**flow/config.mk**
```make
export PLATFORM = sky130hd
export DESIGN_NAME = RegFile
export DESIGN_NICKNAME = RegFile
export VERILOG_FILES = /design/flow/design.v
export SDC_FILE = /design/flow/constraint.sdc
export NUM_CORES = 4
export LEC_CHECK = 0
export ABC_AREA = 1
export CAP_MARGIN = 20
export CORE_ASPECT_RATIO = 0.7
export CORE_MARGIN = 5
export CORE_UTILIZATION = 25
export GPL_TIMING_DRIVEN = 1
export HOLD_SLACK_MARGIN = 0.03
export MAX_ROUTING_LAYER = met5
export PLACE_DENSITY = 0.37
export SLEW_MARGIN = 30
export TNS_END_PERCENT = 100
```
**flow/constraint.sdc**
```tcl
create_clock -name core_clock -period 6.29 [get_ports {clk}]
set_input_delay 1.2580 -clock core_clock [delete_from_list [all_inputs] [get_ports {clk}]]
set_output_delay 1.2580 -clock core_clock [all_outputs]
set_load 0.01 [all_outputs]
```
**flow/design.v**
```verilog
module RegFile(  
   input clk,
   input reset,
   input [3:0] A1,
   input [3:0] A2,
   input [3:0] A3,    
   input [31:0] WD3,  
   input RegWrite,    
   input [31:0] PCPlus8,    
   output [31:0] RD1,    
   output [31:0] RD2    
   );
   reg[31:0] R[15:0]; 
   integer i;
   always @ (posedge clk or posedge reset)
   begin   
         if (reset) 
         begin
            for (i=0; i<16 ;i=i+1)
            begin
				R[i] <= 32'b0;
            end
         end
         else 
         begin         
            if(RegWrite == 1'b1) begin  
               R[A3] <= WD3;
            end
            R[15] <= PCPlus8;
         end
   end
   assign RD1 = R[A1];
   assign RD2 = R[A2];
endmodule
```
**flow/run.sh**
```bash
#!/bin/bash
# the make line also repeats each setting of config.mk as NAME=value (left out here)
make -C /OpenROAD-flow-scripts/flow DESIGN_CONFIG=/design/flow/config.mk WORK_HOME=/design/flow/orfs CLKGATE_MAP_FILE= finish
```
==> impl_metrics.json, run 1 <==
{
  "run_status": "no timing/DRC/antenna violations",
  "synthFlopType": "sky130_fd_sc_hd__dfrtp_1",
  "finalCritPeriodShare_pct": 87.5,
  "synthesis.instances": 3927,
  "r2r-start": "R[0][22]",
  "synth-cells-yosys": 3927,
  "area_growth_syn_to_layout_pct": 19.8,
  "routabilityCongestion": 0.777,
  "fp_nets": 4006,
  "avgViaCountPerCell": 4.87,
  "design.core.area_mm2": 0.109,
  "final_nets": 4019,
  "synth.cellmix.compoundShare_pct": 8.75,
  "netSwitchingFraction_pct": 31.8,
  "ctsRootBufferMaster": "sky130_fd_sc_hd__clkbuf_16",
  "cts.repair.resized": 0,
  "worstReg2RegEnd": "R[0][22]",
  "max_slew_violations": 0,
  "first_iter_violations": 2407,
  "setup_violations_final": 0,
  "min_path_cells": 2,
  "cp_slowest_cell": "sky130_fd_sc_hd__clkdlybuf4s50_1",
  "ys.warnings.count": 2,
  "wire_length_of_the_first_global_routing_pass_um": 184000,
  "cts_sinks": 512,
  "rsz0062_at_grt": "false",
  "cts_buffers": 61,
  "htreeDepth": 2,
  "worst_hold_path.endpoint": "R[2][22]",
  "synth.cellmix.simpleShare_pct": 36.6,
  "worst_clock_skew_ns": 0,
  "gr-usage-all-layers_pct": 21.1,
  "mappedNetlistArea_mm2": 0.0275,
  "async_reset_ff_share_pct": 100,
  "synthMuxAreaShare_pct": 0,
  "max-slew-margin-rel_pct": 34.7,
  "wirelength_um": 125000,
  "criticalPathCategory": "primary input to output port",
  "drcViolationCount": 0,
  "post-route-util_pct": 30.3,
  "final_cell_area_mm2": 0.0329,
  "synth-xor-area-share_pct": 0,
  "vias": 26400,
  "dieWidth_um": 406,
  "power_per_cell_area_mw_per_mm2": 299,
  "fp_util_pct": 25.3,
  "ys_top_logic_family": "simple AND/OR/NAND/NOR gates",
  "ios": 143,
  "worst_setup_path_endpoint": "RD2[0]",
  "cts_setup_buffers": 0,
  "yosys_synthesis_chip_area_mm2": 0.0275,
  "maximum_number_of_pins_on_one_net_before_global_route_repair": 128,
  "cp.arrival_ns": 4.24,
  "floorplan.rows": 101,
  "number_of_global_route_vias_before_repair": 25700,
  "worstPathRequired_ns": 5.03,
  "worst_skew_pair.late_latency_ns": 0.64,
  "power_frac_clock_pct": 37.5,
  "maxPowerGroup": "sequential cells",
  "synth.cells.most_frequent": "sky130_fd_sc_hd__nand2_1 (1326), sky130_fd_sc_hd__nand3_1 (834), sky130_fd_sc_hd__dfrtp_1 (512), sky130_fd_sc_hd__o21ai_0 (480), sky130_fd_sc_hd__inv_1 (241)",
  "path_buffers": 5,
  "fp.dieArea_mm2": 0.117,
  "worst_path_largest_cell_delay_ns": 0.56,
  "synth.lib_cells_used.distinct": 15,
  "clk_pin_slew_ns": 0.06,
  "pg_clk_mw": 3.69,
  "dr.pass1.iters": 6,
  "hold_path.startpoint": "R[2][22]",
  "chipHeight_um": 287,
  "drtAntennaViolNets": 0,
  "drt-wirelength-per-cell_um": 23.0,
  "cp-startpoint": "A2[1]",
  "ys_ff": 512,
  "finalCriticalPeriod_ns": 5.50,
  "combinationalPower_mw": 1.68,
  "p_seq_mw": 4.47,
  "synth.cellmix.adderShare_pct": 0,
  "buffer_ports.inserted": 142,
  "cts_hold_buffers": 0,
  "path_common_cell": "sky130_fd_sc_hd__nand2_1",
  "hpwlAfterDp_um": 75600,
  "topCellsByArea": "sky130_fd_sc_hd__dfrtp_1 (47%), sky130_fd_sc_hd__nand2_1 (18%), sky130_fd_sc_hd__nand3_1 (15%), sky130_fd_sc_hd__o21ai_0 (8.8%), sky130_fd_sc_hd__inv_1 (3.3%)",
  "yosys.area.top_type_share_pct": 46.7,
  "global_route.overflow_total": 0,
  "crit_path_cell_trace": "clkdlybuf4s50_1, nand2_1, clkinv_2, buf_12, nand3_1, nand2_1, inv_1, nand2_1, nor2_1, nand3_1, clkdlybuf4s50_1",
  "synth_area_per_cell_um2": 6.99,
  "synth.largest_area_cell": "sky130_fd_sc_hd__dfrtp_1",
  "seq_area_frac_synth_pct": 46.7,
  "synth-edff-count": 0,
  "worst-path-max-fanout": 21,
  "fmax_mhz": 182,
  "cts_tree": "yes",
  "cts_max_path_buffers": 3,
  "setup_ws_ns": 0.789,
  "placed_cell_area_mm2": 0.0309,
  "family_with_the_most_delay_on_the_worst_path": "buffers and inverters",
  "place_worst_setup_slack_ns": 0.767,
  "rr_worst_depth": 2,
  "timing_worst_slew_pin_value_ns": 0.980,
  "critical_path_depth": 11,
  "p_leak_nw": 16.2,
  "power_spent_charging_and_discharging_nets_mw": 3.13,
  "endpoint_kind": "output port",
  "comb_power_share_pct": 17.0,
  "max-cap-violations": 0,
  "warnings": 30,
  "worst_setup_path_start_kind": "primary input",
  "ff2ff_setup_slack_ns": 5.54,
  "worst_ir_drop_vdd_uv": 229,
  "finalSetupTns_ns": 0,
  "p_int_mw": 6.71,
  "number_of_antenna_violations_at_the_first_check_in_global_routing": 3,
  "number_of_failing_hold_endpoints_at_the_final_stage": 0,
  "top_count_cell_post_synth": "sky130_fd_sc_hd__nand2_1",
  "power_frac_seq_pct": 45.5,
  "hold_path_class": "register to register"
}
[through the flow]
step / std cells / power [mW] / hold slack [ns]
after floorplan: 3927 / 5.36 / 0.475
after global placement: 5319 / 6.20 / 0.492
after detailed placement: 5319 / 6.22 / 0.497
after CTS: 5429 / 9.96 / 0.512
after global routing: 5429 / 10.4 / 0.528
final: 5430 / 9.84 / 0.509
[layout make-up]
class | count | area, um^2
clock inverters | 14 | 149
repair buffers | 251 | 2670
well taps | 1442 | 1800
flip-flops and latches | 512 | 12800
diodes | 1 | 2.50
clock buffers | 96 | 1860
fillers | 11900 | 75800
inverters | 243 | 918
multi-input cells | 2871 | 12700
[metal layers]
layer  vias up  GRT usage [%]  share of wire, %
li1      12700              -                 -
met1     12800           31.5                49
met2       773           32.7                44
met3       169           2.43               4.8
met4         0           4.64               2.2
met5         -              0                 0
==> inputs of run 2 (changes only) <==
ABC_AREA = not set   (was 1)
CORE_MARGIN = 3   (was 5)
CORE_UTILIZATION = 68   (was 25)
HOLD_SLACK_MARGIN = not set   (was 0.03)
MAX_ROUTING_LAYER = met4   (was met5)
PLACE_DENSITY = not set   (was 0.37)
SETUP_SLACK_MARGIN = -0.31   (was not set)
SLEW_MARGIN = 20   (was 30)
clock period = 3.12 ns   (was 6.29 ns; I/O delays follow)
==> impl_metrics.json, run 2 <==
{
  "synth.cellmix.adderShare_pct": 0,
  "area_growth_syn_to_layout_pct": 23.1,
  "cp_slowest_cell": "sky130_fd_sc_hd__clkdlybuf4s50_1",
  "wl_met1_um": 37800,
  "yosys.area.top_type_share_pct": 47.3,
  "final_nets": 2675,
  "number_of_global_route_vias_before_repair": 25100,
  "first_iter_violations": 3954,
  "top_count_cell_post_synth": "sky130_fd_sc_hd__dfrtp_1",
  "synth.cellmix.compoundShare_pct": 16.5,
  "r2r-start": "R[10][28]",
  "worst_clock_skew_ns": 0,
  "fp_util_pct": 69.7,
  "htreeDepth": 2,
  "path_buffers": 6,
  "synthFlopType": "sky130_fd_sc_hd__dfrtp_1",
  "fmax_mhz": 287,
  "timing_worst_slew_pin_value_ns": 0.858,
  "power_frac_clock_pct": 31.1,
  "dieWidth_um": 245,
  "worstReg2RegEnd": "R[10][28]",
  "cts_max_path_buffers": 3,
  "ctsRootBufferMaster": "sky130_fd_sc_hd__clkbuf_16",
  "topCellsByArea": "sky130_fd_sc_hd__dfrtp_1 (47%), sky130_fd_sc_hd__mux2_2 (21%), sky130_fd_sc_hd__a22oi_1 (3.8%), sky130_fd_sc_hd__mux2i_1 (3.5%), sky130_fd_sc_hd__a22o_1 (2.7%)",
  "ys.warnings.count": 2,
  "netSwitchingFraction_pct": 30.8,
  "vias": 24400,
  "post-route-util_pct": 85.7,
  "hold_path_class": "primary input to asynchronous set/reset pin",
  "worst_path_largest_cell_delay_ns": 0.62,
  "worst-path-max-fanout": 10,
  "list_of_failed_layout_checks": "negative setup slack",
  "synth.cellmix.simpleShare_pct": 5.82,
  "cp.arrival_ns": 2.86,
  "worst_setup_path_start_kind": "primary input",
  "synth.largest_area_cell": "sky130_fd_sc_hd__dfrtp_1",
  "synthMuxAreaShare_pct": 25.9,
  "cts_tree": "yes",
  "comb_power_share_pct": 23.5,
  "combinationalPower_mw": 4.93,
  "max-slew-margin-rel_pct": 42.8,
  "final_cell_area_mm2": 0.0333,
  "synth-xor-area-share_pct": 0,
  "yosys_synthesis_chip_area_mm2": 0.0271,
  "synth.cells.most_frequent": "sky130_fd_sc_hd__dfrtp_1 (512), sky130_fd_sc_hd__mux2_2 (496), sky130_fd_sc_hd__a22oi_1 (136), sky130_fd_sc_hd__buf_2 (106), sky130_fd_sc_hd__nor2_1 (102)",
  "met3_length_um": 19300,
  "sequential_cell_area_mm2": 0.0128,
  "finalCriticalPeriod_ns": 3.48,
  "design.core.area_mm2": 0.0389,
  "placed_cell_area_mm2": 0.0314,
  "clk_pin_slew_ns": 0.07,
  "drtAntennaViolNets": 0,
  "routed-wl-met2_um": 44200,
  "warnings": 30,
  "family_with_the_most_delay_on_the_worst_path": "buffers and inverters",
  "global_route.overflow_total": 0,
  "worst_ir_drop_vdd_uv": 550,
  "place_worst_setup_slack_ns": -0.572,
  "rsz0062_at_grt": "true",
  "cts_hold_buffers": 0,
  "routabilityCongestion": 1.04,
  "synthesis.instances": 2332,
  "rr_worst_depth": 2,
  "seq_area_frac_synth_pct": 47.3,
  "wire_length_of_the_first_global_routing_pass_um": 161000,
  "worst_setup_path_endpoint": "RD1[12]",
  "cts_buffers": 49,
  "criticalPathCategory": "primary input to output port",
  "buffer_ports.inserted": 142,
  "drcViolationCount": 0,
  "max_slew_violations": 0,
  "synth_area_per_cell_um2": 11.6,
  "setup_ws_ns": -0.360,
  "endpoint_kind": "output port",
  "ios": 143,
  "async_reset_ff_share_pct": 100,
  "layout.area.comb_mm2": 0.0133,
  "fp.dieArea_mm2": 0.0423,
  "number_of_antenna_violations_at_the_first_check_in_global_routing": 3,
  "power_frac_seq_pct": 45.4,
  "p_leak_nw": 14.2,
  "setup_violations_final": 62,
  "route.top_layer_used": "met4",
  "worstPathRequired_ns": 2.50,
  "avgViaCountPerCell": 7.73,
  "run_status": "failed layout checks",
  "report.power.total_mw": 20.9,
  "synth-edff-count": 0,
  "number_of_failing_hold_endpoints_at_the_final_stage": 0,
  "chipHeight_um": 173,
  "power_per_cell_area_mw_per_mm2": 628,
  "worst_skew_pair.late_latency_ns": 0.60,
  "maxPowerGroup": "sequential cells",
  "max-cap-violations": 0,
  "mappedNetlistArea_mm2": 0.0271,
  "dr.pass1.iters": 9,
  "gr-usage-all-layers_pct": 52.4,
  "final.fill_count": 1966,
  "ys_top_logic_family": "multiplexers",
  "p_int_mw": 14.5,
  "wirelength_um": 110000,
  "synth.lib_cells_used.distinct": 59,
  "fp_nets": 2411,
  "path_common_cell": "sky130_fd_sc_hd__buf_12",
  "cp-startpoint": "A1[2]",
  "p_seq_mw": 9.50,
  "hpwlAfterDp_um": 68200,
  "power_spent_charging_and_discharging_nets_mw": 6.45,
  "finalCritPeriodShare_pct": 112,
  "ff2ff_setup_slack_ns": 2.16,
  "drt-wirelength-per-cell_um": 34.8,
  "floorplan.rows": 60,
  "maximum_number_of_pins_on_one_net_before_global_route_repair": 83,
  "critical_path_depth": 10,
  "pg_clk_mw": 6.52,
  "synth-cells-yosys": 2332,
  "crit_path_cell_trace": "clkbuf_4, buf_12, buf_12, nor3_4, buf_12, buf_4, a22o_1, nand2_1, a31oi_1, clkdlybuf4s50_1",
  "cts_sinks": 512,
  "ys_ff": 512
}
run 2: final cells by class:
type,count,area share [%]
Sequential cell,512,38.4
Tap cell,527,1.98
Clock inverter,20,0.890
Inverter,27,0.315
Clock buffer,68,4.26
Multi-Input combinational cell,1563,39.8
Timing Repair Buffer,443,14.3
Antenna cell,3,0.0225
run 2: metal layers:
metal	up-vias	global-route usage, %
met5	-	-
met2	2478	70.5
met1	11800	65.9
li1	9375	-
met4	0	30.6
met3	797	22.4
run 2: stage by stage:
step | setup TNS [ns] | hold WS, ns | cells
4_1_cts | -13.18 | 0.406 | 3156
3_3_place_gp | -9.83 | 0.491 | 3069
5_1_grt | -15.48 | 0.407 | 3163
6_report | -13.85 | 0.401 | 3163
2_1_floorplan | -2281.64 | 0.474 | 2332
3_5_place_dp | -12.26 | 0.507 | 3069
run 2: timing repair:
item / 4_1_cts / 5_1_grt
resized: 11 / 28
pin swaps: 0 / 3
endpoints found under the setup margin: 10 / 27
buffers inserted: 0 / 4
gates cloned: 0 / 1
==> inputs of run 3 (changes only) <==
CORE_ASPECT_RATIO = not set   (was 0.7)
CORE_MARGIN = 2   (was 3)
CORE_UTILIZATION = 43   (was 68)
GPL_TIMING_DRIVEN = not set   (was 1)
MAX_ROUTING_LAYER = not set   (was met4)
SETUP_SLACK_MARGIN = not set   (was -0.31)
TNS_END_PERCENT = not set   (was 100)
clock period = 3.51 ns   (was 3.12 ns; I/O delays follow)
==> impl_metrics.json, run 3 <==
{
  "wire_length_of_the_first_global_routing_pass_um": 154000,
  "synth-cells-yosys": 2332,
  "mappedNetlistArea_mm2": 0.0271,
  "fp_nets": 2411,
  "hpwlAfterDp_um": 68700,
  "chipHeight_um": 255,
  "ctsRootBufferMaster": "sky130_fd_sc_hd__clkbuf_16",
  "final.fill_count": 5372,
  "finalCriticalPeriod_ns": 3.50,
  "htreeDepth": 2,
  "topCellsByArea": "sky130_fd_sc_hd__dfrtp_1 (47%), sky130_fd_sc_hd__mux2_2 (21%), sky130_fd_sc_hd__a22oi_1 (3.8%), sky130_fd_sc_hd__mux2i_1 (3.5%), sky130_fd_sc_hd__a22o_1 (2.7%)",
  "place_worst_setup_slack_ns": -0.284,
  "worst_setup_path_start_kind": "primary input",
  "synth.largest_area_cell": "sky130_fd_sc_hd__dfrtp_1",
  "gr-usage-all-layers_pct": 32.4,
  "power_frac_clock_pct": 33.5,
  "fmax_mhz": 286,
  "fp_util_pct": 43.3,
  "number_of_global_route_vias_before_repair": 22900,
  "fp.dieArea_mm2": 0.0650,
  "global_route.overflow_total": 0,
  "criticalPathCategory": "primary input to output port",
  "worst_clock_skew_ns": 0,
  "top_count_cell_post_synth": "sky130_fd_sc_hd__dfrtp_1",
  "ios": 143,
  "path_common_cell": "sky130_fd_sc_hd__buf_12",
  "synth.cells.most_frequent": "sky130_fd_sc_hd__dfrtp_1 (512), sky130_fd_sc_hd__mux2_2 (496), sky130_fd_sc_hd__a22oi_1 (136), sky130_fd_sc_hd__buf_2 (106), sky130_fd_sc_hd__nor2_1 (102)",
  "synth-edff-count": 0,
  "cp_slowest_cell": "sky130_fd_sc_hd__clkdlybuf4s50_1",
  "family_with_the_most_delay_on_the_worst_path": "buffers and inverters",
  "clk_pin_slew_ns": 0.06,
  "async_reset_ff_share_pct": 100,
  "cts_sinks": 512,
  "maxPowerGroup": "sequential cells",
  "cp.arrival_ns": 2.80,
  "synthFlopType": "sky130_fd_sc_hd__dfrtp_1",
  "worst_skew_pair.late_latency_ns": 0.62,
  "number_of_antenna_violations_at_the_first_check_in_global_routing": 2,
  "ff2ff_setup_slack_ns": 2.67,
  "netSwitchingFraction_pct": 29.7,
  "rsz0062_at_grt": "true",
  "crit_path_cell_trace": "buf_8, buf_12, nor3_4, buf_12, buf_12, o21ai_0, o221ai_1, a21oi_1, a31oi_1, clkdlybuf4s50_1",
  "design.core.area_mm2": 0.0626,
  "seq_area_frac_synth_pct": 47.3,
  "cts_buffers": 57,
  "finalCritPeriodShare_pct": 99.7,
  "power_frac_seq_pct": 44.4,
  "floorplan.rows": 92,
  "buffer_ports.inserted": 142,
  "setup_ws_ns": 0.0109,
  "rr_worst_depth": 1,
  "synth_area_per_cell_um2": 11.6,
  "worstReg2RegEnd": "R[4][28]",
  "ys_top_logic_family": "multiplexers",
  "cp-startpoint": "A1[0]",
  "cts_max_path_buffers": 3,
  "run_status": "no timing/DRC/antenna violations",
  "ys.warnings.count": 2,
  "p_seq_mw": 8.35,
  "synth.cellmix.adderShare_pct": 0,
  "routabilityCongestion": 0.941,
  "dr.pass1.iters": 6,
  "worst_path_largest_cell_delay_ns": 0.60,
  "numPlacedInstances": 3352,
  "n_antenna_cell": 0,
  "power_spent_charging_and_discharging_nets_mw": 5.59,
  "max-cap-violations": 0,
  "max-slew-margin-rel_pct": 44.2,
  "synth-xor-area-share_pct": 0,
  "hold_path_class": "primary input to asynchronous set/reset pin",
  "cts_tree": "yes",
  "vias": 22400,
  "path_buffers": 5,
  "worst_setup_path_endpoint": "RD1[23]",
  "synthesis.instances": 2332,
  "critical_path_depth": 10,
  "area_growth_syn_to_layout_pct": 25.1,
  "first_iter_violations": 2508,
  "max_slew_violations": 0,
  "wirelength_um": 106000,
  "yosys_synthesis_chip_area_mm2": 0.0271,
  "worstPathRequired_ns": 2.81,
  "synth.lib_cells_used.distinct": 59,
  "maximum_number_of_pins_on_one_net_before_global_route_repair": 115,
  "p_leak_nw": 14.5,
  "synth.cellmix.compoundShare_pct": 16.5,
  "power_per_cell_area_mw_per_mm2": 556,
  "comb_power_share_pct": 22.2,
  "drcViolationCount": 0,
  "final_cell_count_without_fillers": 3472,
  "p_int_mw": 13.2,
  "setup_violations_final": 0,
  "report.power.total_mw": 18.8,
  "worst-path-max-fanout": 14,
  "endpoint_kind": "output port",
  "dieWidth_um": 255,
  "timing_worst_slew_pin_value_ns": 0.837,
  "drtAntennaViolNets": 0,
  "number_of_failing_hold_endpoints_at_the_final_stage": 0,
  "finalSetupTns_ns": 0,
  "worst_ir_drop_vdd_uv": 414,
  "warnings": 31,
  "avgViaCountPerCell": 6.45,
  "ys_ff": 512,
  "drt-wirelength-per-cell_um": 30.4,
  "synth.cellmix.simpleShare_pct": 5.82,
  "yosys.area.top_type_share_pct": 47.3,
  "final_nets": 2657,
  "synthMuxAreaShare_pct": 25.9,
  "pg_clk_mw": 6.30,
  "r2r-start": "R[4][28]",
  "combinationalPower_mw": 4.17
}
==> run 3: layout make-up <==
| type | count | area (um^2) | area share (%) |
|---|---|---|---|
| Inverter | 27 | 105 | 0.310 |
| Timing Repair Buffer | 417 | 4630 | 13.7 |
| Tap cell | 846 | 1060 | 3.12 |
| Clock buffer | 77 | 1670 | 4.94 |
| Sequential cell | 512 | 12800 | 37.8 |
| Clock inverter | 30 | 295 | 0.871 |
| Multi-Input combinational cell | 1563 | 13300 | 39.3 |
==> run 3: timing repair <==
item,in CTS,in global routing
buffers inserted,4,7
setup endpoints to repair,49,56
cloned,1,1
pin swaps,3,4
hold buffers,0,0
endpoints found under the hold margin,0,0
resized,17,60
==> run 3: per-layer routing <==
layer | vias to the layer above | global-route usage, % | part of all wire [%]
met5 | - | 0 | 0.025
met4 | 4 | 17.4 | 5.8
met3 | 355 | 4.76 | 8.3
met2 | 1245 | 51.1 | 46
met1 | 11400 | 43.2 | 40
li1 | 9353 | - | -
==> run 3: stage by stage <==
step	area (um^2)	hold slack (ns)	utilization (%)
4_1_cts	33500	0.377	53.6
5_1_grt	33900	0.407	54.1
3_3_place_gp	31400	0.493	50.2
2_1_floorplan	27100	0.474	-
3_5_place_dp	31400	0.503	50.2
6_report	33900	0.388	54.1
==> inputs of run 4 (changes only) <==
ABC_AREA = 1   (was not set)
CAP_MARGIN = 40   (was 20)
CORE_UTILIZATION = 72   (was 43)
CTS_CLUSTER_DIAMETER = 371   (was not set)
CTS_CLUSTER_SIZE = 97   (was not set)
HOLD_SLACK_MARGIN = -0.09   (was not set)
PLACE_DENSITY = 0.38   (was not set)
SETUP_SLACK_MARGIN = 0.64   (was not set)
TNS_END_PERCENT = 15   (was not set)
clock period = 3.18 ns   (was 3.51 ns; I/O delays follow)
==> impl_metrics.json, run 4 <==
{
  "synth.cellmix.compoundShare_pct": 8.75,
  "cts_sinks": 512,
  "yosys_synthesis_chip_area_mm2": 0.0275,
  "cts_hold_buffers": 0,
  "async_reset_ff_share_pct": 100,
  "synth-cells-yosys": 3927,
  "place_worst_setup_slack_ns": -0.340,
  "fp_nets": 4006,
  "routabilityCongestion": 0.924,
  "top_count_cell_post_synth": "sky130_fd_sc_hd__nand2_1",
  "synth.cellmix.adderShare_pct": 0,
  "cts_buffers": 9,
  "topCellsByArea": "sky130_fd_sc_hd__dfrtp_1 (47%), sky130_fd_sc_hd__nand2_1 (18%), sky130_fd_sc_hd__nand3_1 (15%), sky130_fd_sc_hd__o21ai_0 (8.8%), sky130_fd_sc_hd__inv_1 (3.3%)",
  "synth.lib_cells_used.distinct": 15,
  "run_status": "aborted with a tool error",
  "fp.dieArea_mm2": 0.0397,
  "dieWidth_um": 199,
  "synthFlopType": "sky130_fd_sc_hd__dfrtp_1",
  "synth.largest_area_cell": "sky130_fd_sc_hd__dfrtp_1",
  "mappedNetlistArea_mm2": 0.0275,
  "ctsRootBufferMaster": "sky130_fd_sc_hd__clkbuf_16",
  "synth-xor-area-share_pct": 0,
  "design.core.area_mm2": 0.0376,
  "synthesis.instances": 3927,
  "hpwlAfterDp_um": 61500,
  "buffer_ports.inserted": 142,
  "ys.warnings.count": 2,
  "gr-usage-all-layers_pct": 93.5,
  "seq_area_frac_synth_pct": 46.7,
  "ys_top_logic_family": "simple AND/OR/NAND/NOR gates",
  "synthMuxAreaShare_pct": 0,
  "global_route.overflow_total": 613,
  "synth.cellmix.simpleShare_pct": 36.6,
  "htreeDepth": 1,
  "yosys.area.top_type_share_pct": 46.7,
  "stop_error": "[ERROR GRT-0232] Routing congestion too high. Check the congestion heatmap in the GUI.",
  "cts_max_path_buffers": 3,
  "ios": 143,
  "synth-edff-count": 0,
  "lastStage": "global routing (5_1_grt)",
  "synth.cells.most_frequent": "sky130_fd_sc_hd__nand2_1 (1326), sky130_fd_sc_hd__nand3_1 (834), sky130_fd_sc_hd__dfrtp_1 (512), sky130_fd_sc_hd__o21ai_0 (480), sky130_fd_sc_hd__inv_1 (241)",
  "floorplan.rows": 71,
  "ys_ff": 512,
  "synth_area_per_cell_um2": 6.99,
  "chipHeight_um": 199,
  "fp_util_pct": 73.1
}
## run 4: what timing repair did
action / in CTS
endpoints found under the setup margin: 64
gates cloned: 32
buffers inserted: 96
pin swaps: 89
gates resized: 522
## run 4: metal layers
| layer | GRT overflow | GRT usage (%) |
|---|---|---|
| met1 | 62 | 92.5 |
| met3 | 88 | 87.3 |
| met4 | 190 | 94.8 |
| met5 | 18 | 78.9 |
| met2 | 255 | 100 |
## run 4: through the flow
| stage | instance area (um^2) | setup TNS (ns) | util, % | std cells | hold WS (ns) |
|---|---|---|---|---|---|
| after CTS | 33900 | 0 | 90.3 | 4627 | 0.388 |
| after detailed placement | 31400 | -17.25 | 83.5 | 4489 | 0.496 |
| after global placement | 31400 | -14.51 | 83.5 | 4489 | 0.488 |
| after floorplan | 27500 | -2257.06 | - | 3927 | 0.475 |
==> inputs of run 5 (changes only) <==
CAP_MARGIN = 20   (was 40)
CELL_PAD_IN_SITES_DETAIL_PLACEMENT = 2   (was not set)
CORE_ASPECT_RATIO = 0.7   (was not set)
CORE_MARGIN = 10   (was 2)
CORE_UTILIZATION = 25   (was 72)
CTS_CLUSTER_DIAMETER = not set   (was 371)
CTS_CLUSTER_SIZE = not set   (was 97)
GPL_TIMING_DRIVEN = 1   (was not set)
HOLD_SLACK_MARGIN = 0.03   (was -0.09)
MAX_ROUTING_LAYER = met5   (was not set)
PLACE_DENSITY = 0.37   (was 0.38)
SETUP_SLACK_MARGIN = not set   (was 0.64)
SLEW_MARGIN = 30   (was 20)
TNS_END_PERCENT = 100   (was 15)
clock period = 4.37 ns   (was 3.18 ns; I/O delays follow)
==> impl_metrics.json, run 5 <==
{
  "run_status": "no timing/DRC/antenna violations",
  "synthesis.instances": 3927,
  "ys_top_logic_family": "simple AND/OR/NAND/NOR gates",
  "endpoint_kind": "output port",
  "number_of_failing_hold_endpoints_at_the_final_stage": 0,
  "fp.dieArea_mm2": 0.124,
  "worst-path-max-fanout": 35,
  "n_antenna_cell": 0,
  "final.fill_count": 12700,
  "placed_cell_area_mm2": 0.0315,
  "finalSetupTns_ns": 0,
  "max-slew-margin-rel_pct": 32.5,
  "worst_setup_path_endpoint": "RD2[31]",
  "synth-xor-area-share_pct": 0,
  "power_per_cell_area_mw_per_mm2": 436,
  "place_worst_setup_slack_ns": 0.0229,
  "topCellsByArea": "sky130_fd_sc_hd__dfrtp_1 (47%), sky130_fd_sc_hd__nand2_1 (18%), sky130_fd_sc_hd__nand3_1 (15%), sky130_fd_sc_hd__o21ai_0 (8.8%), sky130_fd_sc_hd__inv_1 (3.3%)",
  "final_cell_area_mm2": 0.0338,
  "crit_path_cell_trace": "clkdlybuf4s50_1, inv_1, nor2_4, buf_12, buf_12, nand3_1, nand2_1, inv_1, nand2_1, nor2_1, nand3_1, clkdlybuf4s50_1",
  "p_leak_nw": 16.5,
  "ios": 143,
  "fmax_mhz": 235,
  "dr.pass1.iters": 5,
  "r2r-start": "R[4][17]",
  "floorplan.rows": 101,
  "ff2ff_setup_slack_ns": 3.61,
  "warnings": 27,
  "max-cap-violations": 0,
  "worst_clock_skew_ns": 0,
  "cp-startpoint": "A2[0]",
  "power_spent_charging_and_discharging_nets_mw": 4.69,
  "final_cell_count_without_fillers": 5462,
  "cts_tree": "yes",
  "cp.arrival_ns": 3.38,
  "ys_ff": 512,
  "worstPathRequired_ns": 3.50,
  "synth_area_per_cell_um2": 6.99,
  "synth.lib_cells_used.distinct": 15,
  "number_of_antenna_violations_at_the_first_check_in_global_routing": 0,
  "pg_clk_mw": 5.70,
  "hold_path.startpoint": "R[14][17]",
  "worst_setup_path_start_kind": "primary input",
  "synth.largest_area_cell": "sky130_fd_sc_hd__dfrtp_1",
  "cts_buffers": 61,
  "first_iter_violations": 1756,
  "worstReg2RegEnd": "R[4][17]",
  "global_route.overflow_total": 0,
  "synth.cellmix.simpleShare_pct": 36.6,
  "buffer_ports.inserted": 142,
  "criticalPathCategory": "primary input to output port",
  "critical_path_depth": 12,
  "finalCriticalPeriod_ns": 4.26,
  "numPlacedInstances": 5341,
  "yosys.area.top_type_share_pct": 46.7,
  "ctsRootBufferMaster": "sky130_fd_sc_hd__clkbuf_16",
  "maximum_number_of_pins_on_one_net_before_global_route_repair": 93,
  "synthMuxAreaShare_pct": 0,
  "path_buffers": 6,
  "synth-cells-yosys": 3927,
  "hold_path_class": "register to register",
  "chipHeight_um": 297,
  "area_growth_syn_to_layout_pct": 23.2,
  "number_of_global_route_vias_before_repair": 30200,
  "synth.cellmix.compoundShare_pct": 8.75,
  "min_path_cells": 2,
  "wirelength_um": 135000,
  "clk_pin_slew_ns": 0.06,
  "htreeDepth": 2,
  "ys.warnings.count": 2,
  "family_with_the_most_delay_on_the_worst_path": "buffers and inverters",
  "setup_ws_ns": 0.111,
  "p_int_mw": 10.1,
  "cts_sinks": 512,
  "drcViolationCount": 0,
  "worst_skew_pair.late_latency_ns": 0.65,
  "combinationalPower_mw": 2.56,
  "synth-edff-count": 0,
  "worst_ir_drop_vdd_uv": 283,
  "finalCritPeriodShare_pct": 97.5,
  "netSwitchingFraction_pct": 31.8,
  "fp_util_pct": 25.3,
  "synth.cellmix.adderShare_pct": 0,
  "wire_length_of_the_first_global_routing_pass_um": 203000,
  "synthFlopType": "sky130_fd_sc_hd__dfrtp_1",
  "cp_slowest_cell": "sky130_fd_sc_hd__clkdlybuf4s50_1",
  "design.core.area_mm2": 0.109,
  "hpwlAfterDp_um": 83700,
  "mappedNetlistArea_mm2": 0.0275,
  "worst_hold_path.endpoint": "R[14][17]",
  "synth.cells.most_frequent": "sky130_fd_sc_hd__nand2_1 (1326), sky130_fd_sc_hd__nand3_1 (834), sky130_fd_sc_hd__dfrtp_1 (512), sky130_fd_sc_hd__o21ai_0 (480), sky130_fd_sc_hd__inv_1 (241)",
  "max_slew_violations": 0,
  "setup_violations_final": 0,
  "maxPowerGroup": "sequential cells",
  "final_nets": 4048,
  "p_seq_mw": 6.49,
  "comb_power_share_pct": 17.4,
  "gr-usage-all-layers_pct": 21.2,
  "yosys_synthesis_chip_area_mm2": 0.0275,
  "routabilityCongestion": 0.782,
  "rr_worst_depth": 2,
  "drtAntennaViolNets": 0,
  "async_reset_ff_share_pct": 100,
  "power_frac_seq_pct": 44.0,
  "timing_worst_slew_pin_value_ns": 1.01,
  "power_frac_clock_pct": 38.6,
  "fp_nets": 4006,
  "top_count_cell_post_synth": "sky130_fd_sc_hd__nand2_1",
  "report.power.total_mw": 14.7,
  "seq_area_frac_synth_pct": 46.7,
  "cts_max_path_buffers": 3,
  "vias": 28000,
  "dieWidth_um": 416,
  "avgViaCountPerCell": 5.12,
  "drt-wirelength-per-cell_um": 24.8,
  "worst_path_largest_cell_delay_ns": 0.65
}
## run 5: layout make-up
| cell class | count | area [um^2] | area share (%) |
|---|---|---|---|
| Sequential cell | 512 | 12800 | 37.9 |
| Multi-Input combinational cell | 2871 | 12600 | 37.4 |
| Tap cell | 1442 | 1800 | 5.33 |
| Clock buffer | 83 | 1760 | 5.21 |
| Clock inverter | 31 | 412 | 1.22 |
| Inverter | 243 | 917 | 2.71 |
| Timing Repair Buffer | 280 | 3470 | 10.2 |
## run 5: what timing repair did
item,in CTS,in global routing
buffers inserted,0,5
resized,0,5
hold buffers,0,0
setup endpoints to repair,0,27
## run 5: per-stage QoR
| step | hold slack, ns | util, % |
|---|---|---|
| after detailed placement | 0.498 | 29.0 |
| after floorplan | 0.475 | - |
| after global routing | 0.544 | 31.1 |
| after global placement | 0.494 | 29.0 |
| final | 0.510 | 31.1 |
| after CTS | 0.513 | 31.0 |
## run 5: metal layers
metal	part of all wire (%)	GRT usage [%]
met1	49	29.7
met2	47	35.3
met3	2.9	2.03
met4	1.9	4.28
met5	0	0
==> inputs of run 6 (changes only) <==
ABC_AREA = not set   (was 1)
CELL_PAD_IN_SITES_DETAIL_PLACEMENT = not set   (was 2)
CORE_MARGIN = 2   (was 10)
CORE_UTILIZATION = 68   (was 25)
CTS_CLUSTER_SIZE = 63   (was not set)
HOLD_SLACK_MARGIN = not set   (was 0.03)
MAX_ROUTING_LAYER = met4   (was met5)
PLACE_DENSITY = not set   (was 0.37)
SETUP_SLACK_MARGIN = 0.11   (was not set)
SLEW_MARGIN = 20   (was 30)
clock period = 3.2 ns   (was 4.37 ns; I/O delays follow)
==> impl_metrics.json, run 6 <==
{
  "maxPowerGroup": "sequential cells",
  "family_with_the_most_delay_on_the_worst_path": "buffers and inverters",
  "async_reset_ff_share_pct": 100,
  "final.fill_count": 2128,
  "power_spent_charging_and_discharging_nets_mw": 6.12,
  "finalCriticalPeriod_ns": 3.14,
  "fp_util_pct": 68.6,
  "worst_ir_drop_vdd_uv": 567,
  "synthFlopType": "sky130_fd_sc_hd__dfrtp_1",
  "first_iter_violations": 4031,
  "synth-xor-area-share_pct": 0,
  "clk_pin_slew_ns": 0.06,
  "netSwitchingFraction_pct": 30.9,
  "cts_max_path_buffers": 3,
  "cts_sinks": 512,
  "rr_worst_depth": 2,
  "worst_path_largest_cell_delay_ns": 0.36,
  "finalSetupTns_ns": 0,
  "worst-path-max-fanout": 18,
  "wire_length_of_the_first_global_routing_pass_um": 154000,
  "number_of_failing_hold_endpoints_at_the_final_stage": 0,
  "synthMuxAreaShare_pct": 25.9,
  "final_cell_count_without_fillers": 3182,
  "synth.lib_cells_used.distinct": 59,
  "worst_setup_path_endpoint": "RD2[28]",
  "setup_violations_final": 0,
  "floorplan.rows": 61,
  "yosys.area.top_type_share_pct": 47.3,
  "ys_ff": 512,
  "max_slew_violations": 0,
  "worst_setup_path_start_kind": "primary input",
  "comb_power_share_pct": 23.6,
  "criticalPathCategory": "primary input to output port",
  "place_worst_setup_slack_ns": -0.377,
  "gr-usage-all-layers_pct": 51.7,
  "power_per_cell_area_mw_per_mm2": 593,
  "seq_area_frac_synth_pct": 47.3,
  "maximum_number_of_pins_on_one_net_before_global_route_repair": 111,
  "drtAntennaViolNets": 0,
  "final_cell_area_mm2": 0.0334,
  "synth.cells.most_frequent": "sky130_fd_sc_hd__dfrtp_1 (512), sky130_fd_sc_hd__mux2_2 (496), sky130_fd_sc_hd__a22oi_1 (136), sky130_fd_sc_hd__buf_2 (106), sky130_fd_sc_hd__nor2_1 (102)",
  "number_of_global_route_vias_before_repair": 24100,
  "hold_path_class": "primary input to asynchronous set/reset pin",
  "worstReg2RegEnd": "R[8][28]",
  "post-route-util_pct": 84.7,
  "ff2ff_setup_slack_ns": 2.22,
  "worstPathRequired_ns": 2.56,
  "p_int_mw": 13.7,
  "path_buffers": 5,
  "setup_ws_ns": 0.0633,
  "synthesis.instances": 2332,
  "p_leak_nw": 14.4,
  "routabilityCongestion": 1.01,
  "pg_clk_mw": 5.92,
  "chipHeight_um": 171,
  "rsz0062_at_grt": "true",
  "avgViaCountPerCell": 7.55,
  "cp-startpoint": "A2[3]",
  "mappedNetlistArea_mm2": 0.0271,
  "synth.largest_area_cell": "sky130_fd_sc_hd__dfrtp_1",
  "power_frac_seq_pct": 46.6,
  "drt-wirelength-per-cell_um": 33.0,
  "power_frac_clock_pct": 29.9,
  "synth-cells-yosys": 2332,
  "p_seq_mw": 9.23,
  "endpoint_kind": "output port",
  "dieWidth_um": 243,
  "buffer_ports.inserted": 142,
  "worst_skew_pair.late_latency_ns": 0.59,
  "synth-edff-count": 0,
  "wirelength_um": 105000,
  "ys_top_logic_family": "multiplexers",
  "r2r-start": "R[8][28]",
  "fmax_mhz": 319,
  "finalCritPeriodShare_pct": 98.0,
  "combinationalPower_mw": 4.67,
  "placed_cell_area_mm2": 0.0312,
  "yosys_synthesis_chip_area_mm2": 0.0271,
  "global_route.overflow_total": 0,
  "drcViolationCount": 0,
  "hpwlAfterDp_um": 65100,
  "run_status": "no timing/DRC/antenna violations",
  "timing_worst_slew_pin_value_ns": 0.881,
  "path_common_cell": "sky130_fd_sc_hd__buf_4",
  "numPlacedInstances": 3073,
  "fp.dieArea_mm2": 0.0415,
  "ctsRootBufferMaster": "sky130_fd_sc_hd__clkbuf_16",
  "number_of_antenna_violations_at_the_first_check_in_global_routing": 1,
  "cts_buffers": 49,
  "cp_slowest_cell": "sky130_fd_sc_hd__a2111oi_4",
  "ios": 143,
  "dr.pass1.iters": 9,
  "holdWs_ns": 0.439,
  "warnings": 37,
  "htreeDepth": 2,
  "synth_area_per_cell_um2": 11.6,
  "synth.cellmix.simpleShare_pct": 5.82,
  "top_count_cell_post_synth": "sky130_fd_sc_hd__dfrtp_1",
  "area_growth_syn_to_layout_pct": 23.4,
  "design.core.area_mm2": 0.0395,
  "worst_clock_skew_ns": 0,
  "vias": 24000,
  "cp.arrival_ns": 2.50,
  "ys.warnings.count": 2,
  "crit_path_cell_trace": "buf_2, buf_8, nand2b_1, buf_4, o32ai_2, a2111oi_4, a21oi_2, buf_4, dlygate4sd2_1",
  "report.power.total_mw": 19.8,
  "cts_hold_buffers": 0,
  "critical_path_depth": 9,
  "topCellsByArea": "sky130_fd_sc_hd__dfrtp_1 (47%), sky130_fd_sc_hd__mux2_2 (21%), sky130_fd_sc_hd__a22oi_1 (3.8%), sky130_fd_sc_hd__mux2i_1 (3.5%), sky130_fd_sc_hd__a22o_1 (2.7%)",
  "fp_nets": 2411,
  "max-cap-violations": 0,
  "synth.cellmix.adderShare_pct": 0,
  "max-slew-margin-rel_pct": 41.3,
  "cts_tree": "yes",
  "final_nets": 2688,
  "synth.cellmix.compoundShare_pct": 16.5
}
[run 6: timing repair]
item / in CTS / in global routing
setup endpoints to repair: 64 / 34
hold endpoints to repair: 0 / 0
setup buffers: 13 / 6
resized: 175 / 61
pin swaps: 19 / 16
cloned: 1 / 0
[run 6: layout make-up]
class / instances / area, um^2 / share of cell area, %
Tap cell: 535 / 669 / 2.00
Clock buffer: 69 / 1440 / 4.32
Antenna cell: 3 / 7.51 / 0.0225
Timing Repair Buffer: 456 / 4710 / 14.1
Sequential cell: 512 / 12800 / 38.3
Inverter: 27 / 105 / 0.314
Clock inverter: 17 / 151 / 0.453
Multi-Input combinational cell: 1563 / 13500 / 40.5
[run 6: per-layer routing]
metal	vias to the layer above	wire [um]	track usage [%]
met5	-	0	-
met4	0	7460	30.3
met3	667	17200	20.4
met2	2231	43400	71.2
met1	11700	37000	64.7
li1	9422	-	-
==> inputs of run 7 (changes only) <==
CAP_MARGIN = 35   (was 20)
CELL_PAD_IN_SITES_GLOBAL_PLACEMENT = 0   (was not set)
CORE_ASPECT_RATIO = not set   (was 0.7)
CORE_MARGIN = 5   (was 2)
CORE_UTILIZATION = 39   (was 68)
CTS_CLUSTER_DIAMETER = 218   (was not set)
CTS_CLUSTER_SIZE = not set   (was 63)
GPL_TIMING_DRIVEN = 0   (was 1)
HOLD_SLACK_MARGIN = 0.11   (was not set)
MAX_ROUTING_LAYER = not set   (was met4)
PLACE_DENSITY_LB_ADDON = 0.09   (was not set)
SETUP_SLACK_MARGIN = not set   (was 0.11)
SLEW_MARGIN = 30   (was 20)
TNS_END_PERCENT = 40   (was 100)
clock period = 4.11 ns   (was 3.2 ns; I/O delays follow)
==> impl_metrics.json, run 7 <==
{
  "run_status": "failed layout checks",
  "list_of_failed_layout_checks": "negative setup slack",
  "async_reset_ff_share_pct": 100,
  "dr.pass1.iters": 8,
  "max_slew_violations": 0,
  "cp_slowest_cell": "sky130_fd_sc_hd__clkdlybuf4s50_1",
  "cp-startpoint": "A1[0]",
  "combinationalPower_mw": 3.66,
  "synth.cellmix.compoundShare_pct": 16.5,
  "crit_path_cell_trace": "buf_2, buf_2, buf_4, nand2_1, o2bb2ai_1, a211oi_1, a31oi_1, clkdlybuf4s50_1",
  "path_buffers": 4,
  "setup_ws_ns": -0.0909,
  "sequential_cell_area_mm2": 0.0128,
  "worst_ir_drop_vdd_uv": 353,
  "report.power.total_mw": 16.6,
  "power_frac_clock_pct": 35.0,
  "worstPathRequired_ns": 3.29,
  "max-cap-violations": 0,
  "worst_skew_pair.late_latency_ns": 0.65,
  "synth-xor-area-share_pct": 0,
  "area_growth_syn_to_layout_pct": 24.3,
  "p_leak_nw": 14.2,
  "fp_util_pct": 39.4,
  "power_spent_charging_and_discharging_nets_mw": 5.09,
  "path_common_cell": "sky130_fd_sc_hd__buf_2",
  "fmax_mhz": 238,
  "rsz0062_at_grt": "true",
  "ys_ff": 512,
  "worst_path_largest_cell_delay_ns": 0.58,
  "ys.warnings.count": 2,
  "finalSetupTns_ns": -0.282,
  "critical_path_depth": 8,
  "drt-wirelength-per-cell_um": 37.1,
  "first_iter_violations": 3069,
  "r2r-start": "R[13][3]",
  "timing_worst_slew_pin_value_ns": 0.988,
  "maximum_number_of_pins_on_one_net_before_global_route_repair": 32,
  "p_seq_mw": 7.15,
  "htreeDepth": 2,
  "finalCriticalPeriod_ns": 4.20,
  "setup_violations_final": 10,
  "buffer_ports.inserted": 139,
  "maxPowerGroup": "sequential cells",
  "floorplan.rows": 96,
  "synthMuxAreaShare_pct": 25.9,
  "power_per_cell_area_mw_per_mm2": 494,
  "synth.cellmix.simpleShare_pct": 5.82,
  "top_count_cell_post_synth": "sky130_fd_sc_hd__dfrtp_1",
  "worstReg2RegEnd": "R[13][3]",
  "worst_clock_skew_ns": 0,
  "topCellsByArea": "sky130_fd_sc_hd__dfrtp_1 (47%), sky130_fd_sc_hd__mux2_2 (21%), sky130_fd_sc_hd__a22oi_1 (3.8%), sky130_fd_sc_hd__mux2i_1 (3.5%), sky130_fd_sc_hd__a22o_1 (2.7%)",
  "netSwitchingFraction_pct": 30.6,
  "routabilityCongestion": 1.00,
  "worst_setup_path_endpoint": "RD1[3]",
  "final_nets": 2675,
  "vias": 23700,
  "synth.cellmix.adderShare_pct": 0,
  "cts_max_path_buffers": 3,
  "worst-path-max-fanout": 10,
  "number_of_failing_hold_endpoints_at_the_final_stage": 0,
  "ff2ff_setup_slack_ns": 3.25,
  "yosys_synthesis_chip_area_mm2": 0.0271,
  "global_route.overflow_total": 0,
  "design.core.area_mm2": 0.0687,
  "pg_clk_mw": 5.83,
  "hpwlAfterDp_um": 89600,
  "cts_buffers": 60,
  "worst_setup_path_start_kind": "primary input",
  "chipHeight_um": 274,
  "rr_worst_depth": 1,
  "yosys.area.top_type_share_pct": 47.3,
  "synth-cells-yosys": 2332,
  "dieWidth_um": 274,
  "seq_area_frac_synth_pct": 47.3,
  "final.fill_count": 6316,
  "synth.cells.most_frequent": "sky130_fd_sc_hd__dfrtp_1 (512), sky130_fd_sc_hd__mux2_2 (496), sky130_fd_sc_hd__a22oi_1 (136), sky130_fd_sc_hd__buf_2 (106), sky130_fd_sc_hd__nor2_1 (102)",
  "wire_length_of_the_first_global_routing_pass_um": 183000,
  "drtAntennaViolNets": 0,
  "p_int_mw": 11.6,
  "synth_area_per_cell_um2": 11.6,
  "wirelength_um": 133000,
  "endpoint_kind": "output port",
  "ctsRootBufferMaster": "sky130_fd_sc_hd__clkbuf_16",
  "family_with_the_most_delay_on_the_worst_path": "buffers and inverters",
  "warnings": 29,
  "cts_hold_buffers": 0,
  "ios": 143,
  "mappedNetlistArea_mm2": 0.0271,
  "clk_pin_slew_ns": 0.06,
  "synthFlopType": "sky130_fd_sc_hd__dfrtp_1",
  "comb_power_share_pct": 22.0,
  "hold_path_class": "primary input to asynchronous set/reset pin",
  "synthesis.instances": 2332,
  "synth-edff-count": 0,
  "avgViaCountPerCell": 6.61,
  "cts_tree": "yes",
  "ys_top_logic_family": "multiplexers",
  "cp.arrival_ns": 3.38,
  "fp_nets": 2411,
  "synth.lib_cells_used.distinct": 59,
  "synth.largest_area_cell": "sky130_fd_sc_hd__dfrtp_1",
  "layout.area.comb_mm2": 0.0134,
  "power_frac_seq_pct": 43.0,
  "number_of_global_route_vias_before_repair": 23600,
  "finalCritPeriodShare_pct": 102,
  "cts_sinks": 512,
  "drcViolationCount": 0,
  "max-slew-margin-rel_pct": 34.2,
  "criticalPathCategory": "primary input to output port",
  "fp.dieArea_mm2": 0.0748,
  "gr-usage-all-layers_pct": 34.6,
  "number_of_antenna_violations_at_the_first_check_in_global_routing": 8
}
## run 7: final cells by class
| type | instances | share of cell area (%) |
|---|---|---|
| multi-input combinational | 1563 | 39.9 |
| sequential | 512 | 38.1 |
| timing repair buffer | 206 | 6.93 |
| buffer | 226 | 5.08 |
| clock buffer | 83 | 5.04 |
| tap | 931 | 3.46 |
| clock inverter | 27 | 1.22 |
| inverter | 27 | 0.323 |
| antenna | 4 | 0.0297 |
## run 7: timing repair
action,CTS,global route
resized,290,30
setup endpoints to repair,64,29
setup buffers,27,5
pin swaps,18,4
## run 7: per-stage QoR
step | cells | hold WS (ns) | setup WS [ns] | cell area, um^2 | utilization, %
2_1_floorplan | 2332 | 0.474 | -3.66 | 27100 | -
3_3_place_gp | 3402 | 0.495 | -7.35 | 29600 | 43.2
3_5_place_dp | 3436 | 0.505 | -1.61 | 30300 | 44.1
4_1_cts | 3569 | 0.456 | -0.0636 | 33500 | 48.8
5_1_grt | 3575 | 0.474 | -0.0210 | 33700 | 49.0
6_report | 3579 | 0.469 | -0.0909 | 33700 | 49.0
## run 7: layer usage
layer / global-route usage, % / up-vias / share of wire, %
li1: - / 9411 / -
met1: 45.0 / 11900 / 39
met4: 20.2 / 2 / 7.2
met3: 11.1 / 477 / 12
met5: 0 / - / 0.011
met2: 50.5 / 1842 / 42
==> inputs of run 8 (changes only) <==
ABC_AREA = 1   (was not set)
CELL_PAD_IN_SITES_DETAIL_PLACEMENT = 2   (was not set)
CTS_CLUSTER_DIAMETER = 51   (was 218)
==> impl_metrics.json, run 8 <==
{
  "ctsRootBufferMaster": "sky130_fd_sc_hd__clkbuf_16",
  "routabilityCongestion": 1.04,
  "design.core.area_mm2": 0.0699,
  "stop_error": "[ERROR GRT-0232] Routing congestion too high. Check the congestion heatmap in the GUI.",
  "synth.cellmix.simpleShare_pct": 36.6,
  "cts_buffers": 81,
  "synth.cellmix.compoundShare_pct": 8.75,
  "ios": 143,
  "top_count_cell_post_synth": "sky130_fd_sc_hd__nand2_1",
  "fp_nets": 4006,
  "synth-xor-area-share_pct": 0,
  "lastStage": "global routing (5_1_grt)",
  "synth-edff-count": 0,
  "run_status": "aborted with a tool error",
  "synthesis.instances": 3927,
  "synth.cells.most_frequent": "sky130_fd_sc_hd__nand2_1 (1326), sky130_fd_sc_hd__nand3_1 (834), sky130_fd_sc_hd__dfrtp_1 (512), sky130_fd_sc_hd__o21ai_0 (480), sky130_fd_sc_hd__inv_1 (241)",
  "synthFlopType": "sky130_fd_sc_hd__dfrtp_1",
  "async_reset_ff_share_pct": 100,
  "fp_util_pct": 39.3,
  "synth-cells-yosys": 3927,
  "fp.dieArea_mm2": 0.0758,
  "synth.largest_area_cell": "sky130_fd_sc_hd__dfrtp_1",
  "buffer_ports.inserted": 141,
  "seq_area_frac_synth_pct": 46.7,
  "ys_ff": 512,
  "gr-usage-all-layers_pct": 72.9,
  "synthMuxAreaShare_pct": 0,
  "synth.cellmix.adderShare_pct": 0,
  "yosys.area.top_type_share_pct": 46.7,
  "htreeDepth": 3,
  "hpwlAfterDp_um": 129000,
  "cts_max_path_buffers": 3,
  "chipHeight_um": 275,
  "global_route.overflow_total": 6,
  "cts_hold_buffers": 0,
  "synth_area_per_cell_um2": 6.99,
  "synth.lib_cells_used.distinct": 15,
  "dieWidth_um": 275,
  "yosys_synthesis_chip_area_mm2": 0.0275,
  "ys_top_logic_family": "simple AND/OR/NAND/NOR gates",
  "mappedNetlistArea_mm2": 0.0275,
  "topCellsByArea": "sky130_fd_sc_hd__dfrtp_1 (47%), sky130_fd_sc_hd__nand2_1 (18%), sky130_fd_sc_hd__nand3_1 (15%), sky130_fd_sc_hd__o21ai_0 (8.8%), sky130_fd_sc_hd__inv_1 (3.3%)",
  "cts_sinks": 512,
  "ys.warnings.count": 2,
  "floorplan.rows": 97
}
## run 8: layer usage
metal  GRT usage [%]  overflow
met5            29.6         0
met4            70.7         5
met3            57.6         0
met2            88.7         1
met1            74.0         0
## run 8: what timing repair did
item,in CTS
gates cloned,0
gates resized,241
setup buffers,10
endpoints found under the setup margin,64
pin swaps,3
## run 8: through the flow
stage                     area [um^2]  instances  setup slack [ns]  hold slack [ns]  setup TNS, ns
after floorplan                 27500       3927             -3.66            0.475       -1876.13
after global placement          30000       5008             -7.67            0.489       -3936.02
after detailed placement        30700       5042             -1.05            0.507         -48.81
after CTS                       34000       5201           -0.0836            0.530         -0.335
==> inputs of run 9 (changes only) <==
ABC_AREA = not set   (was 1)
CAP_MARGIN = 5   (was 35)
CELL_PAD_IN_SITES_DETAIL_PLACEMENT = not set   (was 2)
CELL_PAD_IN_SITES_GLOBAL_PLACEMENT = not set   (was 0)
CORE_MARGIN = 2   (was 5)
CORE_UTILIZATION = 72   (was 39)
CTS_CLUSTER_DIAMETER = not set   (was 51)
CTS_CLUSTER_SIZE = 34   (was not set)
GPL_TIMING_DRIVEN = not set   (was 0)
HOLD_SLACK_MARGIN = -0.08   (was 0.11)
PLACE_DENSITY = 0.64   (was not set)
PLACE_DENSITY_LB_ADDON = not set   (was 0.09)
SLEW_MARGIN = 20   (was 30)
TNS_END_PERCENT = not set   (was 40)
clock period = 3.12 ns   (was 4.11 ns; I/O delays follow)
==> impl_metrics.json, run 9 <==
{
  "seq_area_frac_synth_pct": 47.3,
  "fp_util_pct": 72.4,
  "design.core.area_mm2": 0.0374,
  "floorplan.rows": 71,
  "mappedNetlistArea_mm2": 0.0271,
  "synthMuxAreaShare_pct": 25.9,
  "ys_ff": 512,
  "async_reset_ff_share_pct": 100,
  "synth.cellmix.compoundShare_pct": 16.5,
  "placed_cell_area_mm2": 0.0315,
  "stop_error": "[ERROR DPL-0033] detailed placement checks failed during check placement.",
  "fp_nets": 2411,
  "dieWidth_um": 198,
  "run_status": "aborted with a tool error",
  "ys.warnings.count": 2,
  "cts_max_path_buffers": 3,
  "yosys_synthesis_chip_area_mm2": 0.0271,
  "cts_buffers": 53,
  "synth.cellmix.adderShare_pct": 0,
  "synthFlopType": "sky130_fd_sc_hd__dfrtp_1",
  "ios": 143,
  "synth.cellmix.simpleShare_pct": 5.82,
  "topCellsByArea": "sky130_fd_sc_hd__dfrtp_1 (47%), sky130_fd_sc_hd__mux2_2 (21%), sky130_fd_sc_hd__a22oi_1 (3.8%), sky130_fd_sc_hd__mux2i_1 (3.5%), sky130_fd_sc_hd__a22o_1 (2.7%)",
  "ys_top_logic_family": "multiplexers",
  "yosys.area.top_type_share_pct": 47.3,
  "synth-xor-area-share_pct": 0,
  "hpwlAfterDp_um": 66900,
  "routabilityCongestion": 1.01,
  "synth_area_per_cell_um2": 11.6,
  "synth.lib_cells_used.distinct": 59,
  "chipHeight_um": 198,
  "synth-edff-count": 0,
  "synthesis.instances": 2332,
  "ctsRootBufferMaster": "sky130_fd_sc_hd__clkbuf_16",
  "top_count_cell_post_synth": "sky130_fd_sc_hd__dfrtp_1",
  "buffer_ports.inserted": 142,
  "cts_hold_buffers": 0,
  "synth-cells-yosys": 2332,
  "fp.dieArea_mm2": 0.0392,
  "synth.cells.most_frequent": "sky130_fd_sc_hd__dfrtp_1 (512), sky130_fd_sc_hd__mux2_2 (496), sky130_fd_sc_hd__a22oi_1 (136), sky130_fd_sc_hd__buf_2 (106), sky130_fd_sc_hd__nor2_1 (102)",
  "cts_sinks": 512,
  "htreeDepth": 2,
  "synth.largest_area_cell": "sky130_fd_sc_hd__dfrtp_1",
  "lastStage": "global routing (5_1_grt)"
}
-- run 9: metrics by stage --
step | TNS [ns] | worst slack (ns) | instances | utilization [%]
after detailed placement | -17.60 | -0.490 | 3077 | 84.1
after global placement | -15.29 | -0.492 | 3077 | 84.1
after CTS | -0.644 | -0.218 | 3195 | 90.2
after floorplan | -2281.64 | -4.46 | 2332 | -
-- run 9: timing repair --
| action | 4_1_cts |
|---|---|
| setup endpoints to repair | 64 |
| buffers inserted | 19 |
| pin swaps | 13 |
| hold endpoints to repair | 0 |
| resized | 176 |
| cloned | 3 |
==> inputs of run 10 (changes only) <==
CAP_MARGIN = 20   (was 5)
CORE_ASPECT_RATIO = 0.7   (was not set)
CORE_UTILIZATION = 61   (was 72)
CTS_CLUSTER_SIZE = not set   (was 34)
GPL_TIMING_DRIVEN = 1   (was not set)
HOLD_SLACK_MARGIN = not set   (was -0.08)
MAX_ROUTING_LAYER = met4   (was not set)
PLACE_DENSITY = not set   (was 0.64)
SETUP_SLACK_MARGIN = 0.37   (was not set)
TNS_END_PERCENT = 100   (was not set)
clock period = 4.33 ns   (was 3.12 ns; I/O delays follow)
==> impl_metrics.json, run 10 <==
{
  "run_status": "no timing/DRC/antenna violations",
  "worst_path_largest_cell_delay_ns": 0.58,
  "number_of_antenna_violations_at_the_first_check_in_global_routing": 2,
  "gr-usage-all-layers_pct": 45.1,
  "hpwlAfterDp_um": 63800,
  "comb_power_share_pct": 22.3,
  "worst-path-max-fanout": 16,
  "async_reset_ff_share_pct": 100,
  "finalSetupTns_ns": 0,
  "worst_ir_drop_vdd_uv": 351,
  "clk_pin_slew_ns": 0.06,
  "hold_path.startpoint": "R[5][17]",
  "numPlacedInstances": 2995,
  "synth.cells.most_frequent": "sky130_fd_sc_hd__dfrtp_1 (512), sky130_fd_sc_hd__mux2_2 (496), sky130_fd_sc_hd__a22oi_1 (136), sky130_fd_sc_hd__buf_2 (106), sky130_fd_sc_hd__nor2_1 (102)",
  "r2r-start": "R[10][28]",
  "wire_length_of_the_first_global_routing_pass_um": 150000,
  "ff2ff_setup_slack_ns": 3.46,
  "ys.warnings.count": 2,
  "cts_buffers": 50,
  "synth.largest_area_cell": "sky130_fd_sc_hd__dfrtp_1",
  "finalCritPeriodShare_pct": 92.3,
  "drtAntennaViolNets": 0,
  "hold_path_class": "register to register",
  "met3_usage_pct": 15.3,
  "post-route-util_pct": 72.8,
  "power_per_cell_area_mw_per_mm2": 462,
  "combinationalPower_mw": 3.28,
  "floorplan.rows": 64,
  "fp_util_pct": 62.0,
  "number_of_failing_hold_endpoints_at_the_final_stage": 0,
  "p_leak_nw": 13.3,
  "cts_max_path_buffers": 3,
  "path_buffers": 3,
  "rsz0062_at_grt": "true",
  "final_cell_area_mm2": 0.0318,
  "synth.cellmix.simpleShare_pct": 5.82,
  "worst_setup_path_start_kind": "primary input",
  "netSwitchingFraction_pct": 29.9,
  "grt_busiest_layer": "met1",
  "report.power.total_mw": 14.7,
  "worst_clock_skew_ns": 0,
  "power_spent_charging_and_discharging_nets_mw": 4.40,
  "first_iter_violations": 3234,
  "endpoint_kind": "output port",
  "htreeDepth": 2,
  "global_route.overflow_total": 0,
  "topCellsByArea": "sky130_fd_sc_hd__dfrtp_1 (47%), sky130_fd_sc_hd__mux2_2 (21%), sky130_fd_sc_hd__a22oi_1 (3.8%), sky130_fd_sc_hd__mux2i_1 (3.5%), sky130_fd_sc_hd__a22o_1 (2.7%)",
  "drt-wirelength-per-cell_um": 33.1,
  "number_of_global_route_vias_before_repair": 22400,
  "avgViaCountPerCell": 7.39,
  "synth.lib_cells_used.distinct": 59,
  "vias": 22800,
  "yosys.area.top_type_share_pct": 47.3,
  "synth-edff-count": 0,
  "p_int_mw": 10.3,
  "finalCriticalPeriod_ns": 4.00,
  "synth_area_per_cell_um2": 11.6,
  "wirelength_um": 102000,
  "synth.cellmix.adderShare_pct": 0,
  "timing_worst_slew_pin_value_ns": 0.889,
  "worst_skew_pair.late_latency_ns": 0.58,
  "worstPathRequired_ns": 3.46,
  "max-slew-margin-rel_pct": 40.7,
  "power_frac_seq_pct": 46.1,
  "criticalPathCategory": "primary input to output port",
  "dr.pass1.iters": 11,
  "setup_ws_ns": 0.334,
  "power_frac_clock_pct": 31.7,
  "mappedNetlistArea_mm2": 0.0271,
  "cts_tree": "yes",
  "worstReg2RegEnd": "R[10][28]",
  "setup_violations_final": 0,
  "pg_clk_mw": 4.66,
  "use_met1_pct": 62.4,
  "fp_nets": 2411,
  "place_worst_setup_slack_ns": 0.101,
  "warnings": 31,
  "cp_slowest_cell": "sky130_fd_sc_hd__clkdlybuf4s50_1",
  "fmax_mhz": 250,
  "family_with_the_most_delay_on_the_worst_path": "buffers and inverters",
  "crit_path_cell_trace": "buf_2, buf_6, nor2b_4, nor2b_1, a32oi_1, o221ai_1, o22a_1, clkdlybuf4s50_1",
  "worst_hold_path.endpoint": "R[5][17]",
  "ys_ff": 512,
  "ios": 143,
  "cp.arrival_ns": 3.13,
  "critical_path_depth": 8,
  "min_path_cells": 1,
  "cp-startpoint": "A2[1]",
  "chipHeight_um": 180,
  "holdWs_ns": 0.517,
  "final_nets": 2542,
  "max_slew_violations": 0,
  "yosys_synthesis_chip_area_mm2": 0.0271,
  "maximum_number_of_pins_on_one_net_before_global_route_repair": 84,
  "dieWidth_um": 256,
  "synthFlopType": "sky130_fd_sc_hd__dfrtp_1",
  "globalRouteMet2Util_pct": 60.3,
  "final_cell_count_without_fillers": 3093,
  "max-cap-violations": 0,
  "ctsRootBufferMaster": "sky130_fd_sc_hd__clkbuf_16",
  "ys_top_logic_family": "multiplexers",
  "rr_worst_depth": 1,
  "worst_setup_path_endpoint": "RD2[27]",
  "routabilityCongestion": 0.994,
  "area_growth_syn_to_layout_pct": 17.5,
  "top_count_cell_post_synth": "sky130_fd_sc_hd__dfrtp_1",
  "synthMuxAreaShare_pct": 25.9,
  "fp.dieArea_mm2": 0.0461,
  "synth-cells-yosys": 2332,
  "synth.cellmix.compoundShare_pct": 16.5,
  "placed_cell_area_mm2": 0.0298,
  "synthesis.instances": 2332,
  "maxPowerGroup": "sequential cells",
  "seq_area_frac_synth_pct": 47.3,
  "buffer_ports.inserted": 142,
  "design.core.area_mm2": 0.0437,
  "cts_sinks": 512,
  "synth-xor-area-share_pct": 0,
  "drcViolationCount": 0,
  "p_seq_mw": 6.78
}
==> run 10: layer usage <==
metal  wire length [um]  vias to the layer above
met3              15800                      386
met2              41500                     1896
met1              40000                    11500
li1                   -                     9112
met5                  0                        -
met4               4990                        0
==> run 10: layout make-up <==
cell class                 instances  area (um^2)
antenna                            1         2.50
clock buffer                      68         1410
clock inverter                    19          277
fill                            3072        11900
inverter                          27          105
multi-input combinational       1563        13300
sequential                       512        12800
tap                              594          743
timing repair buffer             309         3200
==> run 10: repair_timing <==
item                                    4_1_cts  5_1_grt
resized                                      18       32
pin swaps                                     3        4
endpoints found under the setup margin       55       44
hold buffers                                  0        0
buffers inserted                              6        1
gates cloned                                  1        2
Power is estimated from default activity; no workload was simulated.
